sierra:
==> flow/design.v (excerpt) <==
module ex2_1 (
	      input 		 clk, rst, validi,
	      input [31:0] 	 data_in,
	      output logic 	 valido, 
	      output logic [31:0] data_out
	      );
For scale: ~170 flip-flops.
clock: 6.03 ns
lec_check: 0
abc_area: 1
cap_margin: 20
core_margin: 2
core_utilization: 68
cts_cluster_size: 96
place_density: 0.39
slew_margin: 20
run.sh (not shown) runs the stock make flow with config.mk's settings and CLKGATE_MAP_FILE=.
Finished, but not clean: sierra, with negative setup slack.
Changes in juniper relative to sierra:
- CORE_UTILIZATION changed from 68 to 72
- PLACE_DENSITY removed (was 0.39)
- CTS_CLUSTER_SIZE changed from 96 to 10
- SETUP_SLACK_MARGIN newly set to 0.81
- CTS_CLUSTER_DIAMETER newly set to 119
- the clock period (ns, I/O delays scaled along) changed from 6.03 to 2.85
Worst slack at placement deteriorates in juniper relative to sierra. The instance count after placement with tap cells included in juniper was higher than what sierra gave. juniper: post-cts sizing count is 12% lower than what sierra reported. Total half-perimeter wirelength after legalization and detailed placement delta for juniper relative to sierra: about 10% higher. Relative to sierra, effective utilization at floorplan has gone up in juniper. juniper never completed; the flow aborted with a tool error in 5_1_grt.
### juniper -> maple
- SETUP_SLACK_MARGIN no longer set, was 0.81
- CTS_CLUSTER_SIZE no longer set, was 10
- ABC_AREA no longer set, was 1
- CTS_CLUSTER_DIAMETER no longer set, was 119
- CORE_UTILIZATION now 62, was 72
- the clock period (ns, I/O delays scaled along) now 12.9, was 2.85
Findings:
- Post-cts repair resize count: maple < juniper
- maple ended with every stage complete and zero timing, DRC or antenna violations.
- [maple] chip area rose 17% relative to juniper
- Changes observed in maple relative to juniper: number of input and output port buffers inserted now sits at about the same level, setup fix buffers added after clock tree synthesis went down by 188, number of H-tree branching levels stayed essentially flat, area figure in the yosys stat output went up 0.67%.
Here is what was changed in the inputs of willow compared with maple.
- CORE_UTILIZATION changed from 62 to 71
- CAP_MARGIN changed from 20 to 15
- SETUP_SLACK_MARGIN newly set to -0.59
- the clock period (ns, I/O delays scaled along) changed from 12.9 to 8.13
Results
- Summary: with maple as the reference, area of the multi-input gates in willow moved up by a few percent.
- maple has a lower clock buffer count than willow.
- Route | willow vs maple | wire longer in willow
- Diff maple -> willow: final critical-path share of the clock period went up 25 points, placed wire-length estimate +about 8%, hold slack +0.011 ns, via count of the first global-routing pass has increased, worst setup slack lost 2.40 ns.
- Between willow and maple, it is willow whose area added between synthesis and finish is higher, by 13 points.
- Nothing crashed in willow and all stages finished; the problem is that the final layout failed, the offending checks being negative setup slack.
For fjord, these inputs were changed with respect to willow:
- CORE_UTILIZATION changed from 71 to 66
- SETUP_SLACK_MARGIN removed (was -0.59)
- CAP_MARGIN changed from 15 to 20
- the clock period (ns, I/O delays scaled along) changed from 8.13 to 13.6
--- outcome ---
- Taking willow as the reference, in fjord fraction of met2 tracks used by global routing decreased 5.8 points, relative max-transition margin increased 7.8 points, largest incremental delay on the critical path essentially unchanged.
- fjord reached the final stage; the timing, design-rule and antenna checks on its layout passed.
Changes in onyx relative to fjord:
- CORE_UTILIZATION now 40, was 66
- the clock period (ns, I/O delays scaled along) now 9.8, was 13.6
Results
fjord → onyx: number of cells on the critical path now smaller, cell area now larger.
On total global routing track utilization, the lower figure sits with onyx, not fjord.

---

Starting RTL as in the previous note.
==> flow/config.mk <==
export PLATFORM = sky130hd
export DESIGN_NAME = ex2_1
export DESIGN_NICKNAME = ex2_1
export VERILOG_FILES = /design/flow/design.v
export SDC_FILE = /design/flow/constraint.sdc
export NUM_CORES = 4
export LEC_CHECK = 0
export CAP_MARGIN = 20
export CORE_MARGIN = 2
export CORE_UTILIZATION = 72
export CTS_CLUSTER_DIAMETER = 394
export CTS_CLUSTER_SIZE = 100
export HOLD_SLACK_MARGIN = 0.27
export SLEW_MARGIN = 20
export TNS_END_PERCENT = 40
==> flow/constraint.sdc <==
create_clock -name core_clock -period 10.0 [get_ports {clk}]
set_input_delay 2.0000 -clock core_clock [delete_from_list [all_inputs] [get_ports {clk}]]
set_output_delay 2.0000 -clock core_clock [all_outputs]
set_load 0.01 [all_outputs]
The starting point produced a clean layout.
Rerun with:
--- a/flow/config.mk
+++ b/flow/config.mk
@@ -9,7 +9,3 @@
 export CORE_MARGIN = 2
-export CORE_UTILIZATION = 72
-export CTS_CLUSTER_DIAMETER = 394
-export CTS_CLUSTER_SIZE = 100
-export HOLD_SLACK_MARGIN = 0.27
+export CORE_UTILIZATION = 40
 export SLEW_MARGIN = 20
-export TNS_END_PERCENT = 40
=> Critical path depth is higher by 1; fmax is higher by 0.61%; die size is higher by 79%; via count is lower by 3.0%.

---

== run 1 ==
Starting RTL as in the previous note.
Settings: LEC_CHECK=0, CAP_MARGIN=15, CORE_MARGIN=2, CORE_UTILIZATION=72, HOLD_SLACK_MARGIN=-0.09, SETUP_SLACK_MARGIN=-0.59, SLEW_MARGIN=20; clock period 7.69 ns.
The flow completed for run 1, but it is not clean: the layout still shows setup timing.
diff inputs: run 1 => run 2
- a deleted SETUP_SLACK_MARGIN that had been -0.59
- a deleted HOLD_SLACK_MARGIN that had been -0.09
- a change of CORE_UTILIZATION from 72 to 14
- a change of CAP_MARGIN from 15 to 20
- a change of the clock period (ns, I/O delays scaled along) from 7.69 to 13.6
==> results <==
- Ratio of final minimum period to clock period: run 2 and run 1 compared, lower one is run 2
- data_in[2] as the first element of the critical path was reported by run 1, and data_in[4] by run 2.
- Run 2 has completed all stages; timing, DRC and antenna checks passed.
- Of run 2 and run 1, the lower cell area belongs to run 2.
- On synthesis-to-finish area growth, the lower figure sits with run 2, not run 1.
- Comparing run 2 and run 1, the lower worst reg-to-reg setup slack was measured on run 1.
What run 3 does differently from run 2 at the input level:
- an added HOLD_SLACK_MARGIN of -0.09
- a change of CAP_MARGIN from 20 to 15
- a change of CORE_UTILIZATION from 14 to 71
- a change of the clock period (ns, I/O delays scaled along) from 13.6 to 8.13
Findings:
- Compared with run 2, run 3 has less setup slack.
- Looking at first-iteration DRC count, run 3 sits 47% higher than run 2 does.
- The diode insertion count for antenna repair of run 2 and that of run 3 are within noise of each other.
- Run 3 ran in full, but the layout does not pass; the checks complain about setup timing.
- Between run 2 and run 3, the flow reports die size decreasing by more than half.
- Against run 2, depth of the worst register-to-register path in run 3 fell by a few percent.
- Clock-buffer cell count up 1 in run 3 wrt run 2
- Across both runs, global-route usage was higher for run 3 than for run 2.
- Run 3 vs run 2: total half-perimeter wirelength after legalization and detailed placement up
Input-level comparison between run 4 and run 3:
- a deleted HOLD_SLACK_MARGIN that had been -0.09
- a change of CORE_UTILIZATION from 71 to 34
- a change of CAP_MARGIN from 15 to 20
- a change of the clock period (ns, I/O delays scaled along) from 8.13 to 9.8
### Flow results
Run 4: flow completed, timing, DRC and antenna clean. Run 3 → run 4: multi-input combinational cell count roughly the same, worst setup slack now sits higher. Total iterations of the first detailed-routing run (lower): run 4. Run 4 vs run 3: vertical die dimension up. Number of remaining DRC errors came out exactly the same in run 4 and run 3.

---

ex2_1 again, from the RTL that the note above started with.
clock: 7.69 ns
lec_check: 0
abc_area: 0
cap_margin: 15
cell_pad_in_sites_global_placement: 0
core_margin: 2
core_utilization: 72
cts_cluster_diameter: 214
hold_slack_margin: -0.05
min_routing_layer: met1
setup_slack_margin: -0.59
slew_margin: 20
tns_end_percent: 85
The first run completed and failed the layout checks on negative setup slack.
==> next run, changes <==
==> flow/config.mk (replaced) <==
export PLATFORM = sky130hd
export DESIGN_NAME = ex2_1
export DESIGN_NICKNAME = ex2_1
export VERILOG_FILES = /design/flow/design.v
export SDC_FILE = /design/flow/constraint.sdc
export NUM_CORES = 4
export LEC_CHECK = 0
export CAP_MARGIN = 20
export CELL_PAD_IN_SITES_GLOBAL_PLACEMENT = 0
export CORE_MARGIN = 2
export CORE_UTILIZATION = 64
export CTS_CLUSTER_DIAMETER = 77
export HOLD_SLACK_MARGIN = 0.3
export MIN_ROUTING_LAYER = met1
export SLEW_MARGIN = 20
export TNS_END_PERCENT = 85
==> flow/constraint.sdc (replaced) <==
create_clock -name core_clock -period 9.11 [get_ports {clk}]
set_input_delay 1.8220 -clock core_clock [delete_from_list [all_inputs] [get_ports {clk}]]
set_output_delay 1.8220 -clock core_clock [all_outputs]
set_load 0.01 [all_outputs]
=> The new run produced a layout that fails on negative setup slack. Synthesized area stays the same. First-iteration DRC count drops by about a fifth. Worst setup slack gains 1200 ps.
==> next run, changes <==
--- a/flow/config.mk
+++ b/flow/config.mk
@@ -7,2 +7,3 @@
 export LEC_CHECK = 0
+export ABC_AREA = 0
 export CAP_MARGIN = 20
@@ -10,6 +11,9 @@
 export CORE_MARGIN = 2
-export CORE_UTILIZATION = 64
-export CTS_CLUSTER_DIAMETER = 77
+export CORE_UTILIZATION = 17
+export CTS_CLUSTER_DIAMETER = 237
+export CTS_CLUSTER_SIZE = 100
+export GPL_TIMING_DRIVEN = 1
 export HOLD_SLACK_MARGIN = 0.3
 export MIN_ROUTING_LAYER = met1
+export PLACE_DENSITY = 0.78
 export SLEW_MARGIN = 20
==> flow/constraint.sdc (replaced) <==
create_clock -name core_clock -period 7.17 [get_ports {clk}]
set_input_delay 1.4340 -clock core_clock [delete_from_list [all_inputs] [get_ports {clk}]]
set_output_delay 1.4340 -clock core_clock [all_outputs]
set_load 0.01 [all_outputs]
=>
- The changed run finished with negative setup slack left
- setup slack loses 1600 ps
- sequential share of layout area shrinks by 0.66 points
- global-route usage shrinks by 31 points
- non-clock buffer count grows by 371
- wire length grows by a few percent
==> next run, changes <==
--- a/flow/config.mk
+++ b/flow/config.mk
@@ -7,3 +7,3 @@
 export LEC_CHECK = 0
-export ABC_AREA = 0
+export ABC_AREA = 1
 export CAP_MARGIN = 20
@@ -14,6 +14,6 @@
 export CTS_CLUSTER_SIZE = 100
-export GPL_TIMING_DRIVEN = 1
+export GPL_TIMING_DRIVEN = 0
 export HOLD_SLACK_MARGIN = 0.3
 export MIN_ROUTING_LAYER = met1
-export PLACE_DENSITY = 0.78
+export PLACE_DENSITY_LB_ADDON = 0.3
 export SLEW_MARGIN = 20
After rerunning: The new run completed and failed the layout checks on negative setup slack. Maximum frequency rises slightly. Wire length rose by well over a third. Sequential share of layout area stays flat. Via count is higher by a few percent. Cell area decreases slightly. Cell count rises by a few percent. Die area went down slightly. Utilization drops by 0.31 points. Non-clock buffer count came out lower by 249.
==> next run, changes <==
--- a/flow/config.mk
+++ b/flow/config.mk
@@ -11,3 +11,3 @@
 export CORE_MARGIN = 2
-export CORE_UTILIZATION = 17
+export CORE_UTILIZATION = 36
 export CTS_CLUSTER_DIAMETER = 237
@@ -15,6 +15,5 @@
 export GPL_TIMING_DRIVEN = 0
-export HOLD_SLACK_MARGIN = 0.3
 export MIN_ROUTING_LAYER = met1
 export PLACE_DENSITY_LB_ADDON = 0.3
-export SLEW_MARGIN = 20
+export SLEW_MARGIN = 0
 export TNS_END_PERCENT = 85
=>
- The new run finished but failed the layout checks on negative setup slack
- routed wire length came out lower by a few percent
- utilization came out higher by 22 points
- fmax came out lower by a few percent
- sequential share of layout area came out higher by 0.26 points
- flip-flop count does not change
- via count came out higher by a few percent
- non-clock buffer count came out lower by 10
- global-route usage came out higher by 18 points
- hold slack gets worse by 15 ps
- final area came out lower by a few percent
